File: flow/run.sh
#!/bin/bash
# the make line also repeats each setting of config.mk as NAME=value (left out here)
make -C /OpenROAD-flow-scripts/flow DESIGN_CONFIG=/design/flow/config.mk WORK_HOME=/design/flow/orfs CLKGATE_MAP_FILE= finish
File: flow/constraint.sdc
create_clock -name core_clock -period 3.23 [get_ports {clk}]
set_input_delay 0.6460 -clock core_clock [delete_from_list [all_inputs] [get_ports {clk}]]
set_output_delay 0.6460 -clock core_clock [all_outputs]
set_load 0.01 [all_outputs]
File: flow/config.mk
export PLATFORM = sky130hd
export DESIGN_NAME = axi_stream_insert_header
export DESIGN_NICKNAME = axi_stream_insert_header
export VERILOG_FILES = /design/flow/design.v
export SDC_FILE = /design/flow/constraint.sdc
export NUM_CORES = 4
export LEC_CHECK = 0
export ABC_AREA = 1
export CAP_MARGIN = 40
export CORE_MARGIN = 2
export CORE_UTILIZATION = 72
export CTS_CLUSTER_DIAMETER = 374
export CTS_CLUSTER_SIZE = 98
export PLACE_DENSITY = 0.6
export SLEW_MARGIN = 20
File: flow/design.v
module axi_stream_insert_header #(
    parameter DATA_WD = 32,
    parameter DATA_BYTE_WD = DATA_WD / 8,
    parameter BYTE_CNT_WD = $clog2(DATA_BYTE_WD)
) (
    input clk,
    input rst_n,
    input valid_in,
    input [DATA_WD-1 : 0] data_in,
    input [DATA_BYTE_WD-1 : 0] keep_in,
    input last_in,
    output ready_in,
    output valid_out,
    output [DATA_WD-1 : 0] data_out,
    output [DATA_BYTE_WD-1 : 0] keep_out,
    output last_out,
    input ready_out,
    input valid_insert,
    input [DATA_WD-1 : 0] header_insert,
    input [DATA_BYTE_WD-1 : 0] keep_insert,
    input [BYTE_CNT_WD : 0] byte_insert_cnt,
    output ready_insert
);
function [BYTE_CNT_WD:0]count_1;
    input [DATA_BYTE_WD-1:0] data_in;
    reg [BYTE_CNT_WD:0]cnt,n;
begin
    cnt=0;
    for (n=0;n<DATA_BYTE_WD; n=n+1) begin
        if(data_in[n])
            cnt = cnt+1'b1; 
            count_1 =cnt;
    end
end
endfunction
localparam IDEL = 4'b0001;
localparam HAEDER_INSERT = 4'b0010;
localparam WAIT = 4'b0100;
localparam IN_OUT = 4'b1000;
reg [3:0] current_state;
reg [3:0] next_state;
reg [BYTE_CNT_WD : 0] byte_insert_cnt_temp;
reg [DATA_BYTE_WD-1 : 0] keep_insert_temp;
reg [DATA_WD-1:0] mem [0:4];
reg [1:0] addr_in;
reg [1:0] addr_out;
reg[4:0] cnt_temp;
reg [DATA_BYTE_WD-1 : 0] keepin_last;
wire [BYTE_CNT_WD:0] keepin_last_count;
wire [4:0] out_cnt ;
reg [2*DATA_WD-1 : 0] data_out_reg;
reg [2*DATA_BYTE_WD-1 : 0] keep_out_reg;
reg last_out_reg;
reg [4:0]cnt_out_temp;
    assign keepin_last_count = count_1(keepin_last); 
    assign ready_in = (current_state == HAEDER_INSERT || current_state==IN_OUT)?1'b1:1'b0;
    assign ready_insert = (current_state == IDEL)?1'b1:1'b0;
    assign valid_out = (current_state == IN_OUT)?1'b1:1'b0;
    assign out_cnt = (keepin_last_count+byte_insert_cnt_temp>DATA_BYTE_WD)?cnt_temp+1'b1:cnt_temp; 
    always @(posedge clk or negedge rst_n) begin
        if(!rst_n)begin
            current_state <= IDEL;
        end else begin
            current_state <= next_state;
        end
    end
    always @(*) begin
        next_state = IDEL;
        case (current_state)
            IDEL:begin
                if(valid_insert && ready_insert) 
                    next_state = HAEDER_INSERT;
                else 
                    next_state = IDEL;     
            end
            HAEDER_INSERT:begin
                if(ready_out && addr_in == 2'd3) 
                    next_state = IN_OUT;
                else if(addr_in == 2'd3)
                    next_state = WAIT; 
                else
                    next_state = HAEDER_INSERT;     
            end
            WAIT:begin
                if(valid_in && ready_out) 
                    next_state = IN_OUT;
                else 
                    next_state = WAIT;     
            end
            IN_OUT:begin
                if(last_out) 
                    next_state = IDEL;
                else 
                    next_state = IN_OUT;     
            end
            default: next_state = IDEL;
        endcase    
    end
    always @(posedge clk or negedge rst_n) begin
        if(!rst_n)begin
            byte_insert_cnt_temp <= 'b0;
            keep_insert_temp <= 'b0;
        end else if(valid_insert && ready_insert) begin
            byte_insert_cnt_temp <= byte_insert_cnt; 
            keep_insert_temp <= keep_insert;
        end else begin
            byte_insert_cnt_temp <= byte_insert_cnt_temp;
            keep_insert_temp <= keep_insert_temp;
        end
    end
    integer k;
    always @(posedge clk or negedge rst_n) begin
        if(!rst_n)begin
            addr_in <= 2'd0;
            cnt_temp <= 5'b0;
            keepin_last <= 'b0; 
            for(k=0;k<=4;k=k+1) 
               mem[k] <= 32'b0;        
        end else if(valid_insert && ready_insert && addr_in==2'd0) begin 
            addr_in <= addr_in + 1'b1;
            mem[addr_in] <= header_insert;
            cnt_temp <= 5'b0;
            keepin_last <= 'b0;
        end else if (valid_in && ready_in && last_in) begin 
            addr_in <= addr_in + 1'b1;
            mem[addr_in] <= data_in;
            cnt_temp <= cnt_temp + 1'b1;
            keepin_last <= keep_in;
        end else if (valid_in && ready_in) begin 
            addr_in <= addr_in + 1'b1;
            mem[addr_in] <= data_in;
            cnt_temp <= cnt_temp + 1'b1;
            keepin_last <= keepin_last;
        end else begin
            addr_in <= addr_in;
            cnt_temp <= cnt_temp;
            keepin_last <= keepin_last;
        end
    end
    always @(posedge clk or negedge rst_n) begin
        if(!rst_n)begin
            data_out_reg <= 'b0;
            keep_out_reg <= 'b0;
            last_out_reg <= 1'b0;
            addr_out <= 'b0;
            cnt_out_temp <= 'b0;
        end else if((current_state==HAEDER_INSERT || current_state==WAIT) && next_state == IN_OUT) begin 
            data_out_reg <= {mem[addr_out],mem[addr_out+1]} << (DATA_BYTE_WD - byte_insert_cnt)*8;
            keep_out_reg <= {DATA_BYTE_WD{1'b1}};
            last_out_reg <= 1'b0;
            addr_out <= addr_out + 1'b1;
            cnt_out_temp <= cnt_out_temp+1'b1;
        end else if (valid_out && ready_out) begin
            data_out_reg <= {mem[addr_out],mem[addr_out+1]} << (DATA_BYTE_WD - byte_insert_cnt)*8; 
            addr_out <= addr_out + 1'b1;
            cnt_out_temp <= cnt_out_temp+1'b1;
            if (cnt_out_temp == out_cnt-1'b1) begin
            last_out_reg <= 1'b1;
            keep_out_reg <= {keep_insert_temp,keepin_last} << (DATA_BYTE_WD - byte_insert_cnt);            
            end else begin                                                                                                                                           
            last_out_reg <= 1'b0;
            keep_out_reg <= {DATA_BYTE_WD{1'b1}};               
            end
        end else begin
            data_out_reg <= data_out_reg;
            keep_out_reg <= keep_out_reg;
            last_out_reg <= 1'b0;
            addr_out <= 'b0;
            cnt_out_temp <= 'b0;
        end
    end
    assign data_out = data_out_reg[2*DATA_WD-1:DATA_WD];
    assign keep_out = (out_cnt == cnt_temp)?keep_out_reg[2*DATA_BYTE_WD-1:DATA_BYTE_WD]:keep_out_reg[DATA_BYTE_WD-1:0];
    assign last_out = last_out_reg;
endmodule
==> GITHUB_STEP_SUMMARY, run 1 <==
## Implementation flow summary

| Metric | Value |
|---|---|
| CTS tree | `done` |
| Core area | `16600 um2` |
| Die Ht | `135 um` |
| Register share after synthesis | `40.4%` |
| Clock Power Share | `12.2%` |
| Chip Area, Yosys | `12300 um2` |
| VDD IR-drop max | `2.35 mV` |
| Detailed-route DRC error count | `0` |
| CP startpoint | `keepin_last[1]` |
| Number of warnings in the stage logs | `41` |
| Crit path DAT | `3.17 ns` |
| Fa+ha+maj area frac | `2.20%` |
| Max transition margin | `47.7%` |
| Post-synth EDFFs | `0` |
| Final hold violation count | `0` |
| Clk root buf | `clkbuf_16` |
| GP Congestion | `1.03` |
| RSZ-0062 raised after global routing | `true` |
| Sw power | `9420 uW` |
| Chip footprint | `18100 um2` |
| Cell count listed in synth_stat.txt | `1737` |
| Cell taking the most area after synthesis | `dfrtp_1` |
| Setup TNS | `-6.54 ns` |
| Synth area leaders | `dfrtp_1 (40%), nand2_1 (17%), o21ai_0 (7.8%)` |
| Blocking Checks | `setup timing` |
| Critical Path RT | `2.58 ns` |
| DR vias/cell | `6.71` |
| Cells after synthesis | `1737` |
| Max Root-Sink Buffers | `2` |
| DR iter-0 viols | `2869` |
| Max Slew Vio Count | `0` |
| Most frequent cell after synthesis | `nand2_1` |
| Top logic family | `simple AND/OR/NAND/NOR gates` |
| Crit path kind | `reg -> out` |
| IO buf count | `120` |
| DR pass1 iterations | `15` |
| Max Clock Skew | `0.0122 ns` |
| Clock-pin slew on the worst setup and hold paths | `0.08 ns` |
| Largest net degree at the start of global routing | `76` |
| Max-Cap Viols | `0` |
| Startpoint types | `flip-flop` |
| Sequential power share | `25.0%` |
| Total grt overflow | `0` |
| Status | `failed layout checks` |
| Initial Util | `73.7%` |
| Crit-path max cell delay | `0.54 ns` |
| Initial antenna violation count | `1` |
| Post-DRT Antenna Nets | `0` |
| Vias | `13800` |
| Syn Std Cell Area | `12300 um2` |
| Yosys reg bits | `198` |
| Clk power | `2190 uW` |
| Top delay family on crit path | `adder cells` |
| Worst R2R End | `keep_out_reg[0]` |
| Pwr dens | `1230 nW/um2` |
| Cell Rows | `47` |
| Worst path depth | `13` |
| Mux cell area share after synthesis | `0.418%` |
| Crit path cell chain | `inv_2 -> ha_4 -> xor2_4 -> buf_6 -> xor2_4 -> ha_2 -> inv_2 -> fa_2 -> nand2_2 -> nand3_4 -> nand2_4 -> o21ai_1 -> buf_2` |
| Largest type area fraction | `40.2%` |
| Peak fanout along the critical path | `4` |
| Tmin final | `3.82 ns` |
| XOR Share, Synth | `0.704%` |
| Highest-power group | `combinational cells` |
| Yosys simple share | `29.1%` |
| Fin nets | `1925` |
| Clk latency of the worst-skew pair | `0.46 ns` |
| FF-to-FF Start | `keepin_last[1]` |
| Internal Pwr Total | `8540 uW` |
| GR Util All Layers | `46.9%` |
| Asr flop ratio synth | `100%` |
| Final setup viols | `13` |
| Synth warn | `2` |
| Clock sink count | `198` |
| Reg2reg path depth | `23` |
| HP Class | `in -> async` |
| Power Total | `18000 uW` |
| WL final | `43.6 mm` |
| Synth top cells by count | `nand2_1 (556), dfrtp_1 (197), o21ai_0 (191), inv_1 (154), nor2_1 (94)` |
| H-tree Lvls | `4` |
| Period utilisation layout | `118%` |
| Number of global-route vias before repair | `12500` |
| Wire per inst | `21.2 um` |
| Worst Max-Slew Pin Slew | `0.781 ns` |
| Setup crit end kind | `primary output` |
| Slowest library cell on the worst path | `fa_2` |
| Area grow syn2layout | `19.1%` |
| Die W | `135 um` |
| Leak | `0.00665 uW` |
| Setup WS post-layout | `-0.588 ns` |
| Flop2flop setup slack | `-0.50 ns` |
| Critical path buffers and inverters | `4` |
| Max Fclk | `262 MHz` |
| Ao+oa area frac | `18.1%` |
| Crit path to | `keep_out[1]` |
| Dominant Register Cell | `dfrtp_1` |
| Seq pwr | `4500 uW` |
| Cts bufs inserted | `17` |
| Post-DP HPWL | `26.6 mm` |
| First-pass GRT wire length | `66.0 mm` |
| Sw Share | `52.5%` |
| Unique cell types | `42` |
| Post-synthesis area per instance | `7.06 um2` |
| Combinational power share | `62.8%` |
| Floorplan Nets | `1839` |
| Io pins | `121` |
| Comb pwr | `11300 uW` |
routing by layer:
layer  part of all wire (%)  global-route usage, %
met4                    7.6                   25.5
met2                     44                   72.0
met5                  0.028                      0
met1                     33                   59.7
met3                     15                   14.7
through the flow:
stage               utilization [%]  setup slack (ns)  instance area, um2  std cells  hold slack [ns]
floorplan                         -           -0.0471               12300       1737            0.350
global placement               82.6            -0.286               13800       2017            0.463
detailed placement             82.6            -0.420               13800       2017            0.473
CTS                            86.5            -0.345               14400       2050            0.190
global route                   87.8            -0.687               14600       2056            0.197
finish                         87.8            -0.588               14600       2057            0.152
repair_timing:
action                     in CTS  in global routing
setup endpoints to repair      13                 13
pin swaps                       4                 17
hold buffers                    0                  0
setup buffers                   0                  6
resized                        31                 44
gates cloned                    1                  0
final cells by class:
type	instances	area, um2
Inverter	165	632
Sequential cell	198	4960
Clock buffer	18	429
Antenna cell	1	2.50
Multi-Input combinational cell	1264	6430
Timing Repair Buffer	177	1710
Clock inverter	14	170
Tap cell	220	275
Fill cell	874	2030
==> inputs of run 2 (changes only) <==
Settings changed: CAP_MARGIN 40 to 30, CTS_CLUSTER_DIAMETER 374 to 103, CTS_CLUSTER_SIZE 98 to 48, PLACE_DENSITY 0.6 to not set, PLACE_DENSITY_LB_ADDON set to 0.29.
Clock period 3.23 ns to 3.22 ns, I/O delays scaled along.
==> GITHUB_STEP_SUMMARY, run 2 <==
## Implementation flow summary

| Metric | Value |
|---|---|
| Max-Cap Viols | `0 (unchanged)` |
| Max Clock Skew | `0.0142 ns (+0.00207 ns)` |
| Register area | `4960 um2 (unchanged)` |
| Clock Power Share | `11.9% (-0.3 points)` |
| Final hold violation count | `0 (unchanged)` |
| Period utilisation layout | `126% (+7.8 points)` |
| Clock sink count | `198 (unchanged)` |
| Wire per inst | `23.3 um (+9.9%)` |
| Fin nets | `1933 (+0.42%)` |
| Core area | `16600 um2 (unchanged)` |
| Most frequent cell after synthesis | `nand2_1` |
| Internal Pwr Total | `9170 uW (+7.4%)` |
| Max Root-Sink Buffers | `2 (unchanged)` |
| Worst R2R End | `keep_out_reg[3]` |
| RSZ-0062 raised after global routing | `true` |
| Asr flop ratio synth | `100% (unchanged)` |
| Unique cell types | `42 (unchanged)` |
| IO buf count | `120 (unchanged)` |
| Number of hold buffers added after cts | `0 (unchanged)` |
| Clk root buf | `clkbuf_16` |
| Crit-path max cell delay | `0.40 ns (-0.14 ns)` |
| Clock-pin slew on the worst setup and hold paths | `0.08 ns (about the same)` |
| Cts bufs inserted | `17 (unchanged)` |
| Slowest library cell on the worst path | `dfrtp_1` |
| Layout fillers | `809 (-7.4%)` |
| Critical Path RT | `3.57 ns (+0.99 ns)` |
| Io pins | `121 (unchanged)` |
| Chip footprint | `18100 um2 (unchanged)` |
| Setup TNS | `-9.45 ns (-2.91 ns)` |
| Blocking Checks | `setup timing` |
| GP Congestion | `1.03 (+0.28%)` |
| Seq pwr | `4500 uW (about the same)` |
| Fa+ha+maj area frac | `2.20% (unchanged)` |
| Max Fclk | `246 MHz` |
| CTS tree | `done` |
| Die Ht | `135 um (unchanged)` |
| Cell Rows | `47 (unchanged)` |
| Chip Area, Yosys | `12300 um2 (unchanged)` |
| Crit path kind | `reg -> reg` |
| Initial Util | `73.7% (unchanged)` |
| Leak | `0.00673 uW (+1.1%)` |
| Post-DP HPWL | `27.5 mm (+3.3%)` |
| Setup WS post-layout | `-0.839 ns (-0.250 ns)` |
| Total grt overflow | `0 (unchanged)` |
| Top delay family on crit path | `simple AND/OR/NAND/NOR gates` |
| Register share after synthesis | `40.4% (unchanged)` |
| DR vias/cell | `6.98 (+4.1%)` |
| Number of global-route vias before repair | `13400 (+6.5%)` |
| Sw Share | `53.5% (+1.0 points)` |
| Worst Max-Slew Pin Slew | `0.870 ns (+0.0896 ns)` |
| HP Class | `in -> async` |
| Setup crit end kind | `flip-flop` |
| Initial antenna violation count | `2 (+1)` |
| Post-DRT Antenna Nets | `0 (unchanged)` |
| DR iter-0 viols | `3125 (+8.9%)` |
| Number of warnings in the stage logs | `39 (-4.9%)` |
| Combinational power share | `65.3% (+2.5 points)` |
| Synth area leaders | `dfrtp_1 (40%), nand2_1 (17%), o21ai_0 (7.8%)` |
| Critical path buffers and inverters | `10 (+6)` |
| VDD IR-drop max | `1.70 mV (-28%)` |
| Sequential power share | `22.8% (-2.2 points)` |
| Final Non-Filler Cells | `2065 (+0.39%)` |
| Cell count listed in synth_stat.txt | `1737 (unchanged)` |
| Sw power | `10500 uW (+12%)` |
| Final setup viols | `13 (unchanged)` |
| Yosys reg bits | `198 (unchanged)` |
| Tmin final | `4.06 ns` |
| Die W | `135 um (unchanged)` |
| Clk latency of the worst-skew pair | `0.46 ns (about the same)` |
| Cell taking the most area after synthesis | `dfrtp_1` |
| Comb pwr | `12900 uW (+10%)` |
| CP startpoint | `keepin_last[1]` |
| H-tree Lvls | `4 (unchanged)` |
| Largest type area fraction | `40.2% (unchanged)` |
| Synth warn | `2 (unchanged)` |
| WL final | `48.1 mm (+10%)` |
| Top logic family | `simple AND/OR/NAND/NOR gates` |
| Syn Std Cell Area | `12300 um2 (unchanged)` |
| Detailed-route DRC error count | `0 (unchanged)` |
| Ao+oa area frac | `18.1% (unchanged)` |
| Yosys simple share | `29.1% (unchanged)` |
| Post-synthesis area per instance | `7.06 um2 (unchanged)` |
| Comb area | `6460 um2 (+0.51%)` |
| Largest net degree at the start of global routing | `69 (-9.2%)` |
| Post-synth EDFFs | `0 (unchanged)` |
| XOR Share, Synth | `0.704% (unchanged)` |
| Dominant Register Cell | `dfrtp_1` |
| CP most frequent cell | `buf_4` |
| Highest-power group | `combinational cells` |
| Vias | `14400 (+4.5%)` |
| Startpoint types | `flip-flop` |
| FF-to-FF Start | `keepin_last[1]` |
| Cells after synthesis | `1737 (unchanged)` |
| Mux cell area share after synthesis | `0.418% (unchanged)` |
| DR pass1 iterations | `15 (unchanged)` |
| Synth top cells by count | `nand2_1 (556), dfrtp_1 (197), o21ai_0 (191), inv_1 (154), nor2_1 (94)` |
| Worst path depth | `27 (+14)` |
| Crit path to | `keep_out_reg[3]` |
| Reg2reg path depth | `27 (+17%)` |
| Area grow syn2layout | `20.6%` |
| Pwr dens | `1330 nW/um2 (+8.4%)` |
| Floorplan Nets | `1839 (unchanged)` |
| DP Cell Count | `2021 (+0.20%)` |
| First-pass GRT wire length | `70.4 mm (+6.7%)` |
| Max Slew Vio Count | `0 (unchanged)` |
| Clk power | `2340 uW (+7%)` |
| Max transition margin | `41.7% (-6.0 points)` |
| Status | `failed layout checks` |
| Peak fanout along the critical path | `8 (+4)` |
| Power Total | `19700 uW (+9.7%)` |
| Flop2flop setup slack | `-0.84 ns (-0.34 ns)` |
| GR Util All Layers | `50.4% (+3.5 points)` |
| Crit path DAT | `4.41 ns (+1.24 ns)` |
[run 2: routing by layer]
metal / routed length, um / part of all wire, % / global-route usage [%] / up-vias
li1: - / - / - / 5959
met1: 15000 / 31 / 59.8 / 6489
met2: 20300 / 42 / 76.0 / 1481
met3: 8070 / 17 / 20.5 / 493
met4: 4760 / 9.9 / 33.1 / 0
met5: 0 / 0 / 0 / -
[run 2: cell type report]
cell class	instances	share of cell area (%)
inverter	165	4.32
multi-input combinational	1263	43.7
timing repair buffer	186	12.2
tap	220	1.86
antenna	1	0.0169
clock buffer	18	2.97
sequential	198	33.5
clock inverter	14	1.44
[run 2: repair_timing]
| item | in CTS | in global routing |
|---|---|---|
| setup buffers | 6 | 7 |
| gates resized | 67 | 23 |
| pin swaps | 17 | 20 |
| endpoints found under the setup margin | 13 | 13 |
[run 2: through the flow]
step	utilization (%)	hold slack (ns)	instance area, um2	setup WS, ns
6_report	88.9	0.109	14800	-0.839
4_1_cts	88.1	0.127	14700	-0.435
5_1_grt	88.9	0.126	14800	-0.999
3_3_place_gp	82.9	0.463	13800	-0.292
2_1_floorplan	-	0.348	12300	-0.0551
3_5_place_dp	82.9	0.467	13800	-0.519
==> inputs of run 3 (changes only) <==
Settings changed: CAP_MARGIN 30 to 20, CELL_PAD_IN_SITES_DETAIL_PLACEMENT set to 2, CORE_ASPECT_RATIO set to 0.7, CORE_MARGIN 2 to 10, CORE_UTILIZATION 72 to 24, CTS_CLUSTER_DIAMETER 103 to 59, CTS_CLUSTER_SIZE 48 to 77, GPL_TIMING_DRIVEN set to 1, HOLD_SLACK_MARGIN set to 0.24, MIN_ROUTING_LAYER set to met2, PLACE_DENSITY set to 0.49, PLACE_DENSITY_LB_ADDON 0.29 to not set.
Clock period 3.22 ns to 5.48 ns, I/O delays scaled along.
==> GITHUB_STEP_SUMMARY, run 3 <==
## Implementation flow summary

| Metric | Value |
|---|---|
| Total grt overflow | `0 (unchanged)` |
| Unique cell types | `42 (unchanged)` |
| Number of hold buffers added after cts | `0 (unchanged)` |
| Io pins | `121 (unchanged)` |
| Vias | `17700 (+23%)` |
| Die Ht | `209 um (+55%)` |
| Leak | `0.00643 uW (-4.3%)` |
| Worst R2R End | `data_out_reg[62]` |
| Crit path cell chain | `inv_1 -> ha_1 -> xor2_1 -> ha_1 -> inv_1 -> o21ai_0 -> inv_1 -> fa_1 -> nand2_1 -> nand3_4 -> nand2_4 -> o21ai_0 -> clkdlybuf4s50_1` |
| DR top layer | `met5` |
| Yosys simple share | `29.1% (unchanged)` |
| Synth top cells by count | `nand2_1 (556), dfrtp_1 (197), o21ai_0 (191), inv_1 (154), nor2_1 (94)` |
| Max transition margin | `27.0% (-15 points)` |
| Worst Max-Slew Pin Slew | `1.09 ns (+0.224 ns)` |
| Max-Cap Viols | `0 (unchanged)` |
| Worst hold margin | `0.521 ns (+0.412 ns)` |
| Chip footprint | `60700 um2 (+240%)` |
| Crit path kind | `reg -> out` |
| Max Fclk | `203 MHz` |
| Asr flop ratio synth | `100% (unchanged)` |
| Clock-pin slew on the worst setup and hold paths | `0.08 ns (about the same)` |
| Initial Util | `24.2% (-50 points)` |
| Clk root buf | `clkbuf_16` |
| H-tree Lvls | `4 (unchanged)` |
| Crit-path max cell delay | `0.56 ns (+0.16 ns)` |
| Internal Pwr Total | `4700 uW (-49%)` |
| Top delay family on crit path | `adder cells` |
| Post-DP HPWL | `41.1 mm (+49%)` |
| WL final | `59.4 mm (+23%)` |
| Pwr dens | `701 nW/um2 (-47%)` |
| Seq pwr | `2750 uW (-39%)` |
| HP Class | `reg -> reg` |
| Synth warn | `2 (unchanged)` |
| Sw power | `5580 uW (-47%)` |
| IO buf count | `120 (unchanged)` |
| VDD IR-drop max | `0.268 mV (-84%)` |
| WHS Endpoint | `data_out_reg[57]` |
| CP most frequent cell | `inv_1` |
| Critical Path RT | `4.38 ns (+0.81 ns)` |
| GP Congestion | `0.965 (-6.2%)` |
| Core area | `50700 um2 (+200%)` |
| Setup crit end kind | `primary output` |
| Sw Share | `54.2% (+0.76 points)` |
| Cells after synthesis | `1737 (unchanged)` |
| Worst path depth | `13 (-52%)` |
| Largest type area fraction | `40.2% (unchanged)` |
| Fa+ha+maj area frac | `2.20% (unchanged)` |
| Largest net degree at the start of global routing | `109 (+58%)` |
| Peak fanout along the critical path | `14 (+6)` |
| DR pass1 iterations | `8 (-7)` |
| Cts bufs inserted | `17 (unchanged)` |
| Yosys reg bits | `198 (unchanged)` |
| Final setup viols | `0 (-13)` |
| DR iter-0 viols | `2633 (-16%)` |
| Met2 Wirelength | `29.5 mm (+46%)` |
| Wire per inst | `23.9 um (+2.5%)` |
| Fin nets | `1895 (-2.0%)` |
| RSZ-0062 raised after global routing | `false` |
| Floorplan Nets | `1839 (unchanged)` |
| Detailed-route DRC error count | `0 (unchanged)` |
| Final hold violation count | `0 (unchanged)` |
| Combinational power share | `59.8% (-5.5 points)` |
| Most frequent cell after synthesis | `nand2_1` |
| Clk power | `1380 uW (-41%)` |
| Crit path to | `keep_out[2]` |
| Mux cell area share after synthesis | `0.418% (unchanged)` |
| Status | `finished clean` |
| DR vias/cell | `7.13 (+2.1%)` |
| Sequential power share | `26.8% (+4.0 points)` |
| Flop2flop setup slack | `1.25 ns (+2.09 ns)` |
| Dominant Register Cell | `dfrtp_1` |
| Syn Std Cell Area | `12300 um2 (unchanged)` |
| Register share after synthesis | `40.4% (unchanged)` |
| GR Util All Layers | `29.3% (-21 points)` |
| Worst hold start | `data_out_reg[57]` |
| Chip Area, Yosys | `12300 um2 (unchanged)` |
| CTS tree | `done` |
| Met3 wire len | `25.9 mm (+220%)` |
| Number of global-route vias before repair | `21300 (+59%)` |
| Initial antenna violation count | `0 (-2)` |
| Post-synth EDFFs | `0 (unchanged)` |
| XOR Share, Synth | `0.704% (unchanged)` |
| First-pass GRT wire length | `90.3 mm (+28%)` |
| Max Slew Vio Count | `0 (unchanged)` |
| Clock sink count | `198 (unchanged)` |
| Critical path buffers and inverters | `4 (-6)` |
| Post-DRT Antenna Nets | `0 (unchanged)` |
| Cell count listed in synth_stat.txt | `1737 (unchanged)` |
| Period utilisation layout | `90.0% (-36 points)` |
| Area grow syn2layout | `19.6%` |
| Number of warnings in the stage logs | `39 (unchanged)` |
| Reg2reg path depth | `13 (-52%)` |
| Crit path DAT | `3.84 ns (-0.57 ns)` |
| Highest-power group | `combinational cells` |
| CTS resizes | `0 (-100%)` |
| WL met1 | `0 um (-100%)` |
| Startpoint types | `flip-flop` |
| Post-CTS setup buffer count | `0 (-6)` |
| Die W | `290 um (+120%)` |
| Top logic family | `simple AND/OR/NAND/NOR gates` |
| Hold Path Stages | `2` |
| Setup TNS | `0 ns (+9.45 ns)` |
| Cell taking the most area after synthesis | `dfrtp_1` |
| Clk latency of the worst-skew pair | `0.48 ns (+0.02 ns)` |
| Max Clock Skew | `0.00972 ns (-0.00450 ns)` |
| FF-to-FF Start | `addr_out[1]` |
| Ao+oa area frac | `18.1% (unchanged)` |
| Cell Rows | `69 (+47%)` |
| CP startpoint | `keepin_last[0]` |
| Max Root-Sink Buffers | `2 (unchanged)` |
| Tmin final | `4.93 ns` |
| Synth area leaders | `dfrtp_1 (40%), nand2_1 (17%), o21ai_0 (7.8%)` |
| Slowest library cell on the worst path | `clkdlybuf4s50_1` |
| Comb pwr | `6150 uW (-52%)` |
| Clock Power Share | `13.5% (+1.6 points)` |
| Post-synthesis area per instance | `7.06 um2 (unchanged)` |
run 3: layout make-up:
class / instances / area, um2
diodes: 3 / 7.51
clock buffers: 21 / 450
clock inverters: 11 / 125
fillers: 5937 / 36000
inverters: 165 / 624
multi-input cells: 1263 / 6230
flip-flops and latches: 198 / 4960
well taps: 674 / 843
repair buffers: 148 / 1440
run 3: per-layer routing:
metal  GRT usage [%]  vias to the layer above
li1                -                     5823
met1               -                     6079
met2            33.3                     5377
met3            41.0                      394
met4            3.66                       27
met5            15.3                        -
run 3: stage by stage:
step / cell area (um2) / util [%] / power (uW) / std cells / setup slack (ns)
final: 14700 / 29.0 / 10300 / 2483 / 0.549
after global routing: 14700 / 28.9 / 11000 / 2480 / 0.239
after CTS: 14600 / 28.9 / 9930 / 2479 / 0.513
after detailed placement: 14100 / 27.8 / 8510 / 2447 / 1.06
after global placement: 14100 / 27.8 / 8210 / 2447 / 1.25
after floorplan: 12300 / - / 6170 / 1737 / 1.75
==> inputs of run 4 (changes only) <==
Settings changed: ABC_AREA 1 to 0, CAP_MARGIN 20 to 5, CELL_PAD_IN_SITES_DETAIL_PLACEMENT 2 to not set, CORE_ASPECT_RATIO 0.7 to not set, CORE_MARGIN 10 to 2, CORE_UTILIZATION 24 to 70, CTS_CLUSTER_DIAMETER 59 to 103, CTS_CLUSTER_SIZE 77 to not set, GPL_TIMING_DRIVEN 1 to not set, HOLD_SLACK_MARGIN 0.24 to not set, MIN_ROUTING_LAYER met2 to not set, PLACE_DENSITY 0.49 to not set, PLACE_DENSITY_LB_ADDON set to 0.29, SETUP_SLACK_MARGIN set to 1.0.
Clock period 5.48 ns to 3.54 ns, I/O delays scaled along.
==> GITHUB_STEP_SUMMARY, run 4 <==
## Implementation flow summary

| Metric | Value |
|---|---|
| Largest type area fraction | `43.2% (+3.1 points)` |
| Die W | `132 um (-55%)` |
| Cell taking the most area after synthesis | `dfrtp_1` |
| Yosys reg bits | `198 (unchanged)` |
| Cell Rows | `46 (-33%)` |
| XOR Share, Synth | `1.53% (+0.82 points)` |
| Cts bufs inserted | `17 (unchanged)` |
| Max Root-Sink Buffers | `2 (unchanged)` |
| Chip Area, Yosys | `11400 um2 (-7.1%)` |
| DP Cell Count | `1579 (-35%)` |
| Mux cell area share after synthesis | `6.91% (+6.5 points)` |
| Die Ht | `132 um (-37%)` |
| Core area | `15900 um2 (-69%)` |
| Dominant Register Cell | `dfrtp_1` |
| Io pins | `121 (unchanged)` |
| Cells after synthesis | `1276 (-27%)` |
| Register share after synthesis | `43.5% (+3.1 points)` |
| Initial Util | `71.8% (+48 points)` |
| Syn Std Cell Area | `11400 um2 (-7.1%)` |
| Synth warn | `2 (unchanged)` |
| Unique cell types | `68 (+62%)` |
| Synth top cells by count | `nand2_1 (232), dfrtp_1 (197), o21ai_0 (188), clkbuf_1 (82), a222oi_1 (67)` |
| Floorplan Nets | `1378 (-25%)` |
| Ao+oa area frac | `27.2% (+9.1 points)` |
| Error Message | `[ERROR GRT-0232] Routing congestion too high. Check the congestion heatmap in the GUI.` |
| Top logic family | `AND-OR/OR-AND gates` |
| Fa+ha+maj area frac | `2.37% (+0.17 points)` |
| Post-synthesis area per instance | `8.93 um2 (+26%)` |
| Asr flop ratio synth | `100% (unchanged)` |
| Pre-CTS setup slack | `-0.393 ns (-1.45 ns)` |
| H-tree Lvls | `4 (unchanged)` |
| Post-DP HPWL | `26.1 mm (-36%)` |
| GP Congestion | `1.00 (+4.0%)` |
| Status | `stopped before the end` |
| Most frequent cell after synthesis | `nand2_1` |
| Failed at | `global routing (5_1_grt)` |
| Clock sink count | `198 (unchanged)` |
| Clk root buf | `clkbuf_16` |
| IO buf count | `120 (unchanged)` |
| Cell count listed in synth_stat.txt | `1276 (-27%)` |
| Chip footprint | `17300 um2 (-71%)` |
| Post-synth EDFFs | `0 (unchanged)` |
| GR Util All Layers | `105%` |
| Synth area leaders | `dfrtp_1 (43%), o21ai_0 (8.3%), nand2_1 (7.6%)` |
| Total grt overflow | `1668` |
| Yosys simple share | `13.5% (-16 points)` |
[run 4: per-layer routing]
metal  GRT overflow  global-route usage [%]
met5             10                    60.8
met4            458                     121
met3             58                    84.6
met2           1099                     130
met1             43                    94.6
[run 4: what timing repair did]
item | 4_1_cts
hold buffers | 0
gates resized | 167
pin swaps | 74
buffers inserted | 63
cloned | 5
endpoints found under the setup margin | 45
[run 4: through the flow]
step	setup TNS (ns)	cell area [um2]	util, %	power [uW]
floorplan	0	11600	-	8680
global placement	-0.944	13200	83.1	11200
detailed placement	-2.10	13200	83.1	11700
CTS	-1.96	14900	94.0	15600
==> inputs of run 5 (changes only) <==
Settings changed: ABC_AREA 0 to 1, CAP_MARGIN 5 to 20, CELL_PAD_IN_SITES_DETAIL_PLACEMENT set to 0, CORE_UTILIZATION 70 to 58, CTS_CLUSTER_DIAMETER 103 to not set, CTS_CLUSTER_SIZE set to 98, GPL_ROUTABILITY_DRIVEN set to 0, HOLD_SLACK_MARGIN set to 0.28, PLACE_DENSITY_LB_ADDON 0.29 to 0.02, SETUP_SLACK_MARGIN 1.0 to 1.72.
Clock period 3.54 ns to 3.99 ns, I/O delays scaled along.
==> GITHUB_STEP_SUMMARY, run 5 <==
## Implementation flow summary

| Metric | Value |
|---|---|
| Status | `finished clean` |
| Dominant Register Cell | `dfrtp_1` |
| DR vias/cell | `6.20` |
| Post-synthesis area per instance | `7.06 um2 (-21%)` |
| Clock sink count | `198 (unchanged)` |
| Top delay family on crit path | `adder cells` |
| Worst path depth | `14` |
| Cell Rows | `53 (+15%)` |
| Startpoint types | `flip-flop` |
| First-pass GRT wire length | `64.1 mm` |
| Largest type area fraction | `40.2% (-3.1 points)` |
| Crit-path max cell delay | `0.49 ns` |
| Die Ht | `149 um (+14%)` |
| Max-Cap Viols | `0` |
| IO buf count | `120 (unchanged)` |
| DR iter-0 viols | `1716` |
| Clock-pin slew on the worst setup and hold paths | `0.08 ns` |
| Max transition margin | `45.4%` |
| Io pins | `121 (unchanged)` |
| Crit path kind | `reg -> out` |
| Chip Area, Yosys | `12300 um2 (+7.6%)` |
| Top logic family | `simple AND/OR/NAND/NOR gates` |
| Synth area leaders | `dfrtp_1 (40%), nand2_1 (17%), o21ai_0 (7.8%)` |
| Mux cell area share after synthesis | `0.418% (-6.5 points)` |
| DR pass1 iterations | `7` |
| Combinational power share | `65.0%` |
| Peak fanout along the critical path | `5` |
| Period utilisation layout | `93.6%` |
| Dpl cell area | `13700 um2 (+4.1%)` |
| Worst hold start | `data_out_reg[48]` |
| Slowest library cell on the worst path | `fa_1` |
| Max Slew Vio Count | `0` |
| Seq pwr | `3660 uW` |
| Sequential power share | `23.9%` |
| Number of global-route vias before repair | `11900` |
| VDD IR-drop max | `0.759 mV` |
| Ao+oa area frac | `18.1% (-9.1 points)` |
| Crit path to | `keep_out[1]` |
| Clk power | `1700 uW` |
| Initial Util | `58.7% (-13 points)` |
| Vias | `13300` |
| Unique cell types | `42 (-38%)` |
| Final setup viols | `0` |
| Yosys reg bits | `198 (unchanged)` |
| Clock Power Share | `11.1%` |
| Max Root-Sink Buffers | `2 (unchanged)` |
| Worst Max-Slew Pin Slew | `0.819 ns` |
| Fa+ha+maj area frac | `2.20% (-0.17 points)` |
| Tmin final | `3.73 ns` |
| Cell count listed in synth_stat.txt | `1737 (+36%)` |
| Final Cell Area | `15800 um2` |
| Hold Path Stages | `2` |
| Core area | `20900 um2 (+31%)` |
| Cts bufs inserted | `17 (unchanged)` |
| Cells after synthesis | `1737 (+36%)` |
| GR Util All Layers | `37.2%` |
| Total grt overflow | `0` |
| Inserted Diodes | `0` |
| Critical path buffers and inverters | `4` |
| Post-DP HPWL | `26.2 mm (+0.38%)` |
| Clk latency of the worst-skew pair | `0.44 ns` |
| Wire per inst | `20.5 um` |
| Chip footprint | `22300 um2 (+29%)` |
| DP Cell Count | `2048 (+30%)` |
| Worst R2R End | `keep_out_reg[3]` |
| HP Class | `reg -> reg` |
| Setup crit end kind | `primary output` |
| Leak | `0.00710 uW` |
| Synth top cells by count | `nand2_1 (556), dfrtp_1 (197), o21ai_0 (191), inv_1 (154), nor2_1 (94)` |
| Post-synth EDFFs | `0 (unchanged)` |
| Post-DRT Antenna Nets | `0` |
| Setup TNS | `0 ns` |
| Sw power | `7780 uW` |
| FF-to-FF Start | `keepin_last[1]` |
| Most frequent cell after synthesis | `nand2_1` |
| Area grow syn2layout | `29.1%` |
| Power Total | `15300 uW` |
| Final hold violation count | `0` |
| Flop2flop setup slack | `0.44 ns` |
| Cell taking the most area after synthesis | `dfrtp_1` |
| Sw Share | `50.7%` |
| Highest-power group | `combinational cells` |
| Max Clock Skew | `0.0118 ns` |
| Crit path cell chain | `inv_2 -> ha_4 -> xor2_2 -> ha_1 -> inv_1 -> o21ai_2 -> inv_1 -> fa_1 -> nand2_2 -> nand3_4 -> nand2_8 -> nand2_2 -> o21ai_4 -> buf_2` |
| Clk root buf | `clkbuf_16` |
| Pwr dens | `968 nW/um2` |
| Die W | `149 um (+14%)` |
| H-tree Lvls | `4 (unchanged)` |
| Syn Std Cell Area | `12300 um2 (+7.6%)` |
| Yosys simple share | `29.1% (+16 points)` |
| Crit path DAT | `2.94 ns` |
| Asr flop ratio synth | `100% (unchanged)` |
| Number of warnings in the stage logs | `41` |
| Register share after synthesis | `40.4% (-3.1 points)` |
| Max Fclk | `268 MHz` |
| Reg2reg path depth | `23` |
| Worst hold margin | `0.486 ns` |
| RSZ-0062 raised after global routing | `true` |
| Largest net degree at the start of global routing | `132` |
| CTS tree | `done` |
| Layout fillers | `1612` |
| Floorplan Nets | `1839 (+33%)` |
| WL final | `44.1 mm` |
| Final Non-Filler Cells | `2148` |
| CP startpoint | `keepin_last[1]` |
| Comb pwr | `9970 uW` |
| XOR Share, Synth | `0.704% (-0.82 points)` |
| Critical Path RT | `3.19 ns` |
| Initial antenna violation count | `1` |
| Internal Pwr Total | `7560 uW` |
| WHS Endpoint | `data_out_reg[48]` |
| Synth warn | `2 (unchanged)` |
| Fin nets | `1962` |
| Detailed-route DRC error count | `0` |
## run 5: layout make-up
cell class | instances | area, um2 | area share (%)
clock buffers | 18 | 429 | 2.71
clock inverters | 14 | 139 | 0.877
repair buffers | 212 | 2320 | 14.6
multi-input cells | 1264 | 6930 | 43.8
inverters | 165 | 689 | 4.35
repair inverters | 2 | 22.5 | 0.142
well taps | 275 | 344 | 2.17
flip-flops and latches | 198 | 4960 | 31.3
## run 5: what timing repair did
item / 4_1_cts / 5_1_grt
pin swaps: 16 / 83
hold endpoints to repair: 0 / 27
resized: 85 / 178
setup endpoints to repair: 180 / 174
buffers inserted: 30 / 26
gates cloned: 3 / 7
hold buffers: 0 / 1
## run 5: layer usage
layer / routed length [um] / GRT usage (%) / vias up / share of wire [%]
li1: - / - / 6020 / -
met1: 16500 / 49.6 / 6256 / 37
met2: 20000 / 58.3 / 837 / 45
met3: 4860 / 6.55 / 197 / 11
met4: 2810 / 19.6 / 0 / 6.4
met5: 0 / 0 / - / 0
## run 5: per-stage QoR
stage / utilization (%) / worst slack, ns
after floorplan: - / 0.876
after global placement: 65.8 / 0.254
after detailed placement: 65.8 / 0.181
after CTS: 71.1 / 0.225
after global routing: 75.8 / 0.0987
final: 75.8 / 0.257
==> inputs of run 6 (changes only) <==
Settings changed: ABC_AREA 1 to not set, CELL_PAD_IN_SITES_DETAIL_PLACEMENT 0 to not set, CORE_UTILIZATION 58 to 64, CTS_CLUSTER_SIZE 98 to not set, GPL_ROUTABILITY_DRIVEN 0 to not set, HOLD_SLACK_MARGIN 0.28 to not set, PLACE_DENSITY_LB_ADDON 0.02 to not set, SETUP_SLACK_MARGIN 1.72 to 1.09.
Clock period 3.99 ns to 4.08 ns, I/O delays scaled along.
==> GITHUB_STEP_SUMMARY, run 6 <==
## Implementation flow summary

| Metric | Value |
|---|---|
| Status | `failed layout checks` |
| Blocking Checks | `setup timing` |
| Crit-path max cell delay | `0.50 ns (about the same)` |
| DR iter-0 viols | `2104 (+23%)` |
| Cell taking the most area after synthesis | `dfrtp_1` |
| Register share after synthesis | `43.5% (+3.1 points)` |
| Slowest library cell on the worst path | `fa_1` |
| Critical path buffers and inverters | `4 (unchanged)` |
| Chip Area, Yosys | `11400 um2 (-7.1%)` |
| Initial antenna violation count | `0 (-1)` |
| Total grt overflow | `0 (unchanged)` |
| Wire per inst | `22.7 um (+11%)` |
| Most frequent cell after synthesis | `nand2_1` |
| Floorplan Nets | `1378 (-25%)` |
| Top logic family | `AND-OR/OR-AND gates` |
| Final setup viols | `4 (+4)` |
| Inserted Diodes | `0 (unchanged)` |
| Chip footprint | `18900 um2 (-15%)` |
| Seq pwr | `3540 uW (-3%)` |
| Tmin final | `4.15 ns` |
| Max transition margin | `37.5% (-7.9 points)` |
| Max Fclk | `241 MHz` |
| WL final | `36.7 mm (-17%)` |
| Yosys simple share | `13.5% (-16 points)` |
| Vias | `11200 (-16%)` |
| Synth top cells by count | `nand2_1 (232), dfrtp_1 (197), o21ai_0 (188), clkbuf_1 (82), a222oi_1 (67)` |
| Initial Util | `65.7% (+6.9 points)` |
| Mux cell area share after synthesis | `6.91% (+6.5 points)` |
| Sequential power share | `27.7% (+3.8 points)` |
| Fa+ha+maj area frac | `2.37% (+0.17 points)` |
| Post-DRT Antenna Nets | `0 (unchanged)` |
| FF-to-FF Start | `keepin_last[0]` |
| Unique cell types | `68 (+62%)` |
| Critical Path RT | `3.26 ns (+0.07 ns)` |
| Area grow syn2layout | `22.3%` |
| Setup TNS | `-0.266 ns (-0.266 ns)` |
| Combinational power share | `58.6% (-6.4 points)` |
| Reg2reg path depth | `16 (-30%)` |
| Synth warn | `2 (unchanged)` |
| Sw Share | `46.0% (-4.7 points)` |
| VDD IR-drop max | `1.22 mV (+60%)` |
| Crit path to | `keep_out[3]` |
| Max Slew Vio Count | `0 (unchanged)` |
| Cells after synthesis | `1276 (-27%)` |
| Comb pwr | `7490 uW (-25%)` |
| Dominant Register Cell | `dfrtp_1` |
| Clk power | `1740 uW (+2%)` |
| WL met1 | `13.7 mm (-17%)` |
| Leak | `0.00592 uW (-17%)` |
| Max Clock Skew | `0.0157 ns (+0.00392 ns)` |
| Highest-power group | `combinational cells` |
| Number of warnings in the stage logs | `43 (+4.9%)` |
| Post-DP HPWL | `24.5 mm (-6.6%)` |
| XOR Share, Synth | `1.53% (+0.82 points)` |
| Startpoint types | `flip-flop` |
| GP Congestion | `0.951` |
| Ao+oa area frac | `27.2% (+9.1 points)` |
| Clock-pin slew on the worst setup and hold paths | `0.08 ns (about the same)` |
| DR pass1 iterations | `7 (unchanged)` |
| First-pass GRT wire length | `57.2 mm (-11%)` |
| Die W | `137 um (-8.0%)` |
| Flop2flop setup slack | `0.53 ns (+0.09 ns)` |
| Crit path kind | `reg -> out` |
| Setup crit end kind | `primary output` |
| Met3 wire len | `4.72 mm (-2.8%)` |
| Clk root buf | `clkbuf_16` |
| Fin nets | `1480 (-25%)` |
| Period utilisation layout | `102% (+8.1 points)` |
| Cts bufs inserted | `17 (unchanged)` |
| Worst path depth | `13 (-1)` |
| Max-Cap Viols | `0 (unchanged)` |
| Largest net degree at the start of global routing | `112 (-15%)` |
| Peak fanout along the critical path | `4 (-1)` |
| Internal Pwr Total | `6890 uW (-8.8%)` |
| HP Class | `in -> async` |
| Yosys reg bits | `198 (unchanged)` |
| Asr flop ratio synth | `100% (unchanged)` |
| GR Util All Layers | `39.6% (+2.3 points)` |
| DR vias/cell | `6.94 (+12%)` |
| Core area | `17400 um2 (-17%)` |
| Die Ht | `137 um (-8.0%)` |
| Pwr dens | `916 nW/um2 (-5.4%)` |
| Final Cell Area | `13900 um2 (-12%)` |
| Layout fillers | `1174 (-27%)` |
| IO buf count | `120 (unchanged)` |
| Crit path cell chain | `inv_2 -> ha_4 -> xor2_4 -> xor2_1 -> ha_2 -> inv_2 -> fa_1 -> nand2b_1 -> a21o_1 -> nor2_4 -> buf_6 -> mux2_4 -> buf_6` |
| H-tree Lvls | `4 (unchanged)` |
| Cell count listed in synth_stat.txt | `1276 (-27%)` |
| Final Core Density | `80.3% (+4.5 points)` |
| Io pins | `121 (unchanged)` |
| Crit path DAT | `3.33 ns (+0.39 ns)` |
| DR top layer | `met4` |
| Largest type area fraction | `43.2% (+3.1 points)` |
| Cell Rows | `48 (-9.4%)` |
| Met2 Wirelength | `16.7 mm (-16%)` |
| Sw power | `5880 uW (-24%)` |
| Synth area leaders | `dfrtp_1 (43%), o21ai_0 (8.3%), nand2_1 (7.6%)` |
| RSZ-0062 raised after global routing | `true` |
| Dpl cell area | `12900 um2 (-5.9%)` |
| CP startpoint | `keepin_last[0]` |
| CTS tree | `done` |
| Post-synth EDFFs | `0 (unchanged)` |
| Final hold violation count | `0 (unchanged)` |
| Clk latency of the worst-skew pair | `0.45 ns (about the same)` |
| Syn Std Cell Area | `11400 um2 (-7.1%)` |
| Worst R2R End | `keep_out_reg[2]` |
| Max Root-Sink Buffers | `2 (unchanged)` |
| DP Cell Count | `1562 (-24%)` |
| Clock Power Share | `13.6% (+2.5 points)` |
| Detailed-route DRC error count | `0 (unchanged)` |
| Number of global-route vias before repair | `10300 (-13%)` |
| Setup WS post-layout | `-0.0686 ns (-0.325 ns)` |
| Post-synthesis area per instance | `8.93 um2 (+26%)` |
| Final Non-Filler Cells | `1615 (-25%)` |
| Clock sink count | `198 (unchanged)` |
| Pre-CTS setup slack | `-0.0164 ns (-0.197 ns)` |
| Worst Max-Slew Pin Slew | `0.938 ns (+0.119 ns)` |
| Top delay family on crit path | `adder cells` |
-- run 6: timing repair --
action	CTS	global route
gates cloned	2	1
setup endpoints to repair	23	38
buffers inserted	11	8
pin swaps	6	10
hold buffers	0	0
resized	39	36
-- run 6: layer usage --
layer / vias to the layer above / GRT usage (%)
met5: - / 0
met4: 0 / 16.0
met3: 137 / 10.3
met2: 833 / 60.6
met1: 5304 / 53.8
li1: 4937 / -
-- run 6: per-stage QoR --
step	hold slack, ns	total power (uW)
3_3_place_gp	0.464	9530
2_1_floorplan	0.449	7510
6_report	0.425	12800
3_5_place_dp	0.466	9740
5_1_grt	0.493	13400
4_1_cts	0.483	12100
-- run 6: area by class of cell --
class / instances / area, um2 / share of cell area [%]
clock buffer: 17 / 425 / 3.05
clock inverter: 14 / 186 / 1.34
inverter: 39 / 153 / 1.09
multi-input combinational: 936 / 6180 / 44.3
sequential: 198 / 4960 / 35.6
tap: 225 / 282 / 2.02
timing repair buffer: 186 / 1760 / 12.6
==> inputs of run 7 (changes only) <==
Settings changed: ABC_AREA set to 1, CAP_MARGIN 20 to 0, CORE_ASPECT_RATIO set to 1.43, CORE_UTILIZATION 64 to 72, CTS_CLUSTER_DIAMETER set to 370, CTS_CLUSTER_SIZE set to 95, PLACE_DENSITY set to 0.38, SETUP_SLACK_MARGIN 1.09 to 0.17, TNS_END_PERCENT set to 5.
Clock period 4.08 ns to 2.84 ns, I/O delays scaled along.
==> GITHUB_STEP_SUMMARY, run 7 <==
## Implementation flow summary

| Metric | Value |
|---|---|
| Register share after synthesis | `40.4% (-3.1 points)` |
| Yosys simple share | `29.1% (+16 points)` |
| RSZ-0062 raised after global routing | `true` |
| Power Total | `19600 uW (+53%)` |
| Unique cell types | `42 (-38%)` |
| Ao+oa area frac | `18.1% (-9.1 points)` |
| Setup TNS | `-8.25 ns (-7.98 ns)` |
| Initial antenna violation count | `0 (unchanged)` |
| Worst R2R End | `keep_out_reg[1]` |
| Internal Pwr Total | `9770 uW (+42%)` |
| Crit path kind | `reg -> out` |
| Area grow syn2layout | `19.7%` |
| DR iter-0 viols | `2002 (-4.8%)` |
| Total grt overflow | `0 (unchanged)` |
| Tmin final | `3.57 ns` |
| Cts bufs inserted | `17 (unchanged)` |
| Setup WS post-layout | `-0.731 ns (-0.663 ns)` |
| Top logic family | `simple AND/OR/NAND/NOR gates` |
| Number of global-route vias before repair | `12900 (+25%)` |
| Crit path cell chain | `inv_2 -> ha_4 -> xor2_4 -> ha_4 -> inv_2 -> o21ai_2 -> inv_1 -> fa_2 -> nand2_2 -> nand3_4 -> nand2_4 -> o21ai_1 -> buf_2` |
| Critical path buffers and inverters | `4 (unchanged)` |
| Register area | `4960 um2 (about the same)` |
| Final setup viols | `13 (+9)` |
| Setup crit end kind | `primary output` |
| Chip Area, Yosys | `12300 um2 (+7.6%)` |
| Max Clock Skew | `0.0152 ns (-0.000444 ns)` |
| Number of hold buffers added after cts | `0 (unchanged)` |
| Cell count listed in synth_stat.txt | `1737 (+36%)` |
| Cell taking the most area after synthesis | `dfrtp_1` |
| CTS tree | `done` |
| Core area | `16800 um2 (-3.0%)` |
| Max Root-Sink Buffers | `2 (unchanged)` |
| Post-synth EDFFs | `0 (unchanged)` |
| WL final | `41.7 mm (+14%)` |
| Seq pwr | `5090 uW (+44%)` |
| Comb pwr | `11700 uW (+56%)` |
| Dominant Register Cell | `dfrtp_1` |
| Reg2reg path depth | `24 (+8)` |
| Max-Cap Viols | `0 (unchanged)` |
| Crit path DAT | `3.00 ns (-0.33 ns)` |
| Yosys reg bits | `198 (unchanged)` |
| Die W | `113 um (-18%)` |
| Layout fillers | `923 (-21%)` |
| Clock sink count | `198 (unchanged)` |
| VDD IR-drop max | `0.798 mV (-34%)` |
| XOR Share, Synth | `0.704% (-0.82 points)` |
| Critical Path RT | `2.27 ns (-0.99 ns)` |
| Post-DRT Antenna Nets | `0 (unchanged)` |
| Post-DP HPWL | `27.3 mm (+12%)` |
| Fa+ha+maj area frac | `2.20% (-0.17 points)` |
| Largest net degree at the start of global routing | `69 (-38%)` |
| Clock-pin slew on the worst setup and hold paths | `0.08 ns (about the same)` |
| Max transition margin | `45.1% (+7.7 points)` |
| GP Congestion | `1.09 (+15%)` |
| Cell Rows | `57 (+19%)` |
| Chip footprint | `18100 um2 (-4.1%)` |
| Mux cell area share after synthesis | `0.418% (-6.5 points)` |
| Max Slew Vio Count | `0 (unchanged)` |
| DR pass1 iterations | `19 (+12)` |
| Cells after synthesis | `1737 (+36%)` |
| CP startpoint | `keepin_last[0]` |
| Clk latency of the worst-skew pair | `0.45 ns (about the same)` |
| IO buf count | `120 (unchanged)` |
| Blocking Checks | `setup timing` |
| Worst Max-Slew Pin Slew | `0.820 ns (-0.118 ns)` |
| Io pins | `121 (unchanged)` |
| Flop2flop setup slack | `-0.66 ns (-1.19 ns)` |
| Clk root buf | `clkbuf_16` |
| Synth area leaders | `dfrtp_1 (40%), nand2_1 (17%), o21ai_0 (7.8%)` |
| Clk power | `2770 uW (+59%)` |
| Combinational power share | `59.9% (+1.3 points)` |
| Vias | `13600 (+21%)` |
| Number of warnings in the stage logs | `41 (-4.7%)` |
| Detailed-route DRC error count | `0 (unchanged)` |
| Asr flop ratio synth | `100% (unchanged)` |
| Die Ht | `160 um (+16%)` |
| Max Fclk | `280 MHz` |
| Worst path depth | `13 (unchanged)` |
| Slowest library cell on the worst path | `fa_2` |
| H-tree Lvls | `4 (unchanged)` |
| Floorplan Nets | `1839 (+33%)` |
| Clock Power Share | `14.1% (+0.5 points)` |
| Wire per inst | `20.3 um (-10%)` |
| Initial Util | `72.9% (+7.2 points)` |
| Most frequent cell after synthesis | `nand2_1` |
| Sequential power share | `26.0% (-1.7 points)` |
| Synth top cells by count | `nand2_1 (556), dfrtp_1 (197), o21ai_0 (191), inv_1 (154), nor2_1 (94)` |
| Highest-power group | `combinational cells` |
| HP Class | `in -> async` |
| Startpoint types | `flip-flop` |
| Syn Std Cell Area | `12300 um2 (+7.6%)` |
| Leak | `0.00673 uW (+14%)` |
| Final hold violation count | `0 (unchanged)` |
| GR Util All Layers | `45.9% (+6.4 points)` |
| Inserted Diodes | `0 (unchanged)` |
| DR vias/cell | `6.63 (-4.5%)` |
| Crit path to | `keep_out[0]` |
| Peak fanout along the critical path | `4 (unchanged)` |
| Comb area | `6340 um2 (+2.5%)` |
| Crit-path max cell delay | `0.53 ns (+0.03 ns)` |
| Largest type area fraction | `40.2% (-3.1 points)` |
| FF-to-FF Start | `keepin_last[0]` |
| Fin nets | `1936 (+31%)` |
| Pwr dens | `1330 nW/um2 (+46%)` |
| Sw power | `9820 uW (+67%)` |
| First-pass GRT wire length | `65.8 mm (+15%)` |
| Worst hold margin | `0.0184 ns (-0.406 ns)` |
| Status | `failed layout checks` |
| Sw Share | `50.1% (+4.1 points)` |
| Period utilisation layout | `126% (+24 points)` |
| Synth warn | `2 (unchanged)` |
| Post-synthesis area per instance | `7.06 um2 (-21%)` |
| Top delay family on crit path | `adder cells` |
[run 7: per-layer routing]
layer	GRT usage, %	vias up	share of wire, %	wire length [um]
met4	31.0	0	8.6	3580
met1	55.0	6160	33	13900
li1	-	5969	-	-
met3	11.2	332	12	4900
met5	0	-	0	0
met2	73.1	1146	46	19400
[run 7: repair_timing]
item,CTS,global route
hold endpoints to repair,0,0
gates resized,21,20
endpoints found under the setup margin,13,20
setup buffers,1,3
pin swaps,4,7
cloned,1,0
[run 7: final cells by class]
cell class	count	area share (%)
Inverter	165	4.29
Clock inverter	14	1.58
Sequential cell	198	33.7
Timing Repair Buffer	188	12.5
Multi-Input combinational cell	1264	43.1
Tap cell	206	1.75
Clock buffer	18	2.99
[run 7: stage by stage]
| step | setup WS [ns] | utilization, % | cell area (um2) | instances |
|---|---|---|---|---|
| CTS | -0.648 | 86.7 | 14600 | 2050 |
| floorplan | -0.124 | - | 12300 | 1737 |
| finish | -0.731 | 87.3 | 14700 | 2053 |
| global placement | -0.463 | 82.6 | 13900 | 2016 |
| global route | -0.833 | 87.3 | 14700 | 2053 |
| detailed placement | -0.639 | 82.6 | 13900 | 2016 |
==> inputs of run 8 (changes only) <==
Settings changed: CAP_MARGIN 0 to 20, CORE_ASPECT_RATIO 1.43 to not set, CORE_UTILIZATION 72 to 67, CTS_CLUSTER_DIAMETER 370 to 339, CTS_CLUSTER_SIZE 95 to 99, PLACE_DENSITY 0.38 to 0.36, SETUP_SLACK_MARGIN 0.17 to not set, TNS_END_PERCENT 5 to 40.
Clock period 2.84 ns to 3.86 ns, I/O delays scaled along.
==> GITHUB_STEP_SUMMARY, run 8 <==
## Implementation flow summary

| Metric | Value |
|---|---|
| Post-synthesis area per instance | `7.06 um2 (unchanged)` |
| Met3 Use GR | `9.77% (-1.4 points)` |
| Fa+ha+maj area frac | `2.20% (unchanged)` |
| Post-synth EDFFs | `0 (unchanged)` |
| Post-DRT Antenna Nets | `0 (unchanged)` |
| Register share after synthesis | `40.4% (unchanged)` |
| Setup TNS | `-0.0320 ns (+8.22 ns)` |
| VDD IR-drop max | `1.22 mV (+53%)` |
| Chip Area, Yosys | `12300 um2 (unchanged)` |
| FF-to-FF Start | `keepin_last[0]` |
| Final Cell Area | `14300 um2 (-2.7%)` |
| Die Ht | `139 um (-13%)` |
| Power Total | `13700 uW (-30%)` |
| Initial antenna violation count | `0 (unchanged)` |
| Ao+oa area frac | `18.1% (unchanged)` |
| Vias | `13000 (-4.6%)` |
| Crit path cell chain | `buf_4 -> ha_1 -> nand2_1 -> o21ai_2 -> ha_4 -> inv_2 -> o21ai_2 -> inv_2 -> fa_1 -> nand2_2 -> nand3_4 -> nand2_4 -> o21ai_2 -> buf_2` |
| Comb pwr | `8180 uW (-30%)` |
| Gr busiest metal | `met2` |
| Clock-pin slew on the worst setup and hold paths | `0.08 ns (about the same)` |
| Max Root-Sink Buffers | `2 (unchanged)` |
| CP startpoint | `keepin_last[0]` |
| CTS tree | `done` |
| Critical path buffers and inverters | `4 (unchanged)` |
| Max Clock Skew | `0.0116 ns (-0.00366 ns)` |
| Yosys simple share | `29.1% (unchanged)` |
| Number of hold buffers added after cts | `0 (unchanged)` |
| Detailed-route DRC error count | `0 (unchanged)` |
| DR vias/cell | `6.33 (-4.5%)` |
| Die W | `139 um (+23%)` |
| Floorplan Nets | `1839 (unchanged)` |
| Cell Rows | `49 (-14%)` |
| DR pass1 iterations | `7 (-12)` |
| HP Class | `in -> async` |
| Highest-power group | `combinational cells` |
| Max Fclk | `258 MHz` |
| Core area | `18000 um2 (+6.7%)` |
| Clock Power Share | `13.1% (-1.0 points)` |
| Clock sink count | `198 (unchanged)` |
| Cell count listed in synth_stat.txt | `1737 (unchanged)` |
| Top logic family | `simple AND/OR/NAND/NOR gates` |
| Dpl cell area | `13600 um2 (-2.2%)` |
| Max Slew Vio Count | `0 (unchanged)` |
| Pwr dens | `958 nW/um2 (-28%)` |
| Setup crit end kind | `primary output` |
| GP Congestion | `1.02 (-6.6%)` |
| Wire per inst | `19.1 um (-5.9%)` |
| Unique cell types | `42 (unchanged)` |
| Sw power | `6970 uW (-29%)` |
| Initial Util | `68.3% (-4.6 points)` |
| Post-DP HPWL | `26.9 mm (-1.5%)` |
| Chip footprint | `19400 um2 (+7.1%)` |
| Sequential power share | `27.2% (+1.2 points)` |
| Total grt overflow | `0 (unchanged)` |
| Period utilisation layout | `101% (-25 points)` |
| XOR Share, Synth | `0.704% (unchanged)` |
| Top delay family on crit path | `adder cells` |
| Final hold violation count | `0 (unchanged)` |
| Crit path to | `keep_out[3]` |
| Cells after synthesis | `1737 (unchanged)` |
| Tmin final | `3.88 ns` |
| Largest net degree at the start of global routing | `73 (+5.8%)` |
| Grt met1 use | `55.5% (+0.59 points)` |
| Inserted Diodes | `0 (unchanged)` |
| Cts bufs inserted | `17 (unchanged)` |
| Crit path DAT | `3.11 ns (+0.11 ns)` |
| Blocking Checks | `setup timing` |
| Max transition margin | `44.8% (-0.29 points)` |
| Syn Std Cell Area | `12300 um2 (unchanged)` |
| Reg2reg path depth | `24 (unchanged)` |
| Fin nets | `1910 (-1.3%)` |
| Clk power | `1800 uW (-35%)` |
| Seq pwr | `3720 uW (-27%)` |
| Synth area leaders | `dfrtp_1 (40%), nand2_1 (17%), o21ai_0 (7.8%)` |
| Max-Cap Viols | `0 (unchanged)` |
| Largest type area fraction | `40.2% (unchanged)` |
| Setup WS post-layout | `-0.0230 ns (+0.708 ns)` |
| DR iter-0 viols | `1756 (-12%)` |
| Slowest library cell on the worst path | `fa_1` |
| RSZ-0062 raised after global routing | `true` |
| Most frequent cell after synthesis | `nand2_1` |
| Leak | `0.00653 uW (-3.0%)` |
| Flop2flop setup slack | `0.19 ns (+0.85 ns)` |
| Cell taking the most area after synthesis | `dfrtp_1` |
| Number of warnings in the stage logs | `39 (-4.9%)` |
| IO buf count | `120 (unchanged)` |
| Mux cell area share after synthesis | `0.418% (unchanged)` |
| Crit-path max cell delay | `0.57 ns (+0.04 ns)` |
| Worst R2R End | `keep_out_reg[1]` |
| Crit path kind | `reg -> out` |
| Synth warn | `2 (unchanged)` |
| Final setup viols | `2 (-11)` |
| Status | `failed layout checks` |
| Worst path depth | `14 (+1)` |
| Critical Path RT | `3.09 ns (+0.82 ns)` |
| Yosys reg bits | `198 (unchanged)` |
| Clk latency of the worst-skew pair | `0.45 ns (about the same)` |
| WL final | `39.2 mm (-6.0%)` |
| Asr flop ratio synth | `100% (unchanged)` |
| GR Util All Layers | `40.5% (-5.4 points)` |
| First-pass GRT wire length | `62.9 mm (-4.4%)` |
| Clk root buf | `clkbuf_16` |
| Area grow syn2layout | `16.5%` |
| Sw Share | `50.9% (+0.77 points)` |
| Startpoint types | `flip-flop` |
| Met2 Use GR | `61.3% (-12 points)` |
| Dominant Register Cell | `dfrtp_1` |
| Internal Pwr Total | `6720 uW (-31%)` |
| H-tree Lvls | `4 (unchanged)` |
| CP most frequent cell | `o21ai_2` |
| Io pins | `121 (unchanged)` |
| Number of global-route vias before repair | `12000 (-6.8%)` |
| Peak fanout along the critical path | `4 (unchanged)` |
| Combinational power share | `59.7% (-0.2 points)` |
| Layout fillers | `1237 (+34%)` |
| Pre-CTS setup slack | `-0.0590 ns (+0.580 ns)` |
| Worst Max-Slew Pin Slew | `0.819 ns (-0.000648 ns)` |
| Synth top cells by count | `nand2_1 (556), dfrtp_1 (197), o21ai_0 (191), inv_1 (154), nor2_1 (94)` |
[run 8: repair_timing]
action                                  CTS  global route
resized                                  16            20
setup buffers                             3             4
gates cloned                              0             1
endpoints found under the setup margin    4             4
pin swaps                                 2             9
[run 8: layout make-up]
| cell class | count | area [um2] | share of cell area, % |
|---|---|---|---|
| multi-input combinational | 1264 | 6310 | 44.1 |
| sequential | 198 | 4960 | 34.7 |
| timing repair buffer | 162 | 1530 | 10.7 |
| inverter | 165 | 624 | 4.37 |
| clock buffer | 18 | 429 | 3.00 |
| tap | 229 | 287 | 2.00 |
| clock inverter | 14 | 156 | 1.09 |
[run 8: metrics by stage]
stage	instances	hold WS, ns	utilization, %
CTS	2045	0.306	79.1
floorplan	1737	0.459	-
global route	2050	0.318	79.6
global placement	2010	0.464	75.7
finish	2050	0.280	79.6
detailed placement	2010	0.465	75.7
[run 8: metal layers]
layer / part of all wire [%] / wire (um) / up-vias
met2: 44 / 17400 / 878
li1: - / - / 5908
met3: 12 / 4790 / 158
met5: 0 / 0 / -
met1: 38 / 15100 / 6034
met4: 5.1 / 2010 / 0
No activity file was given, so power comes from the tool's default toggle rates.
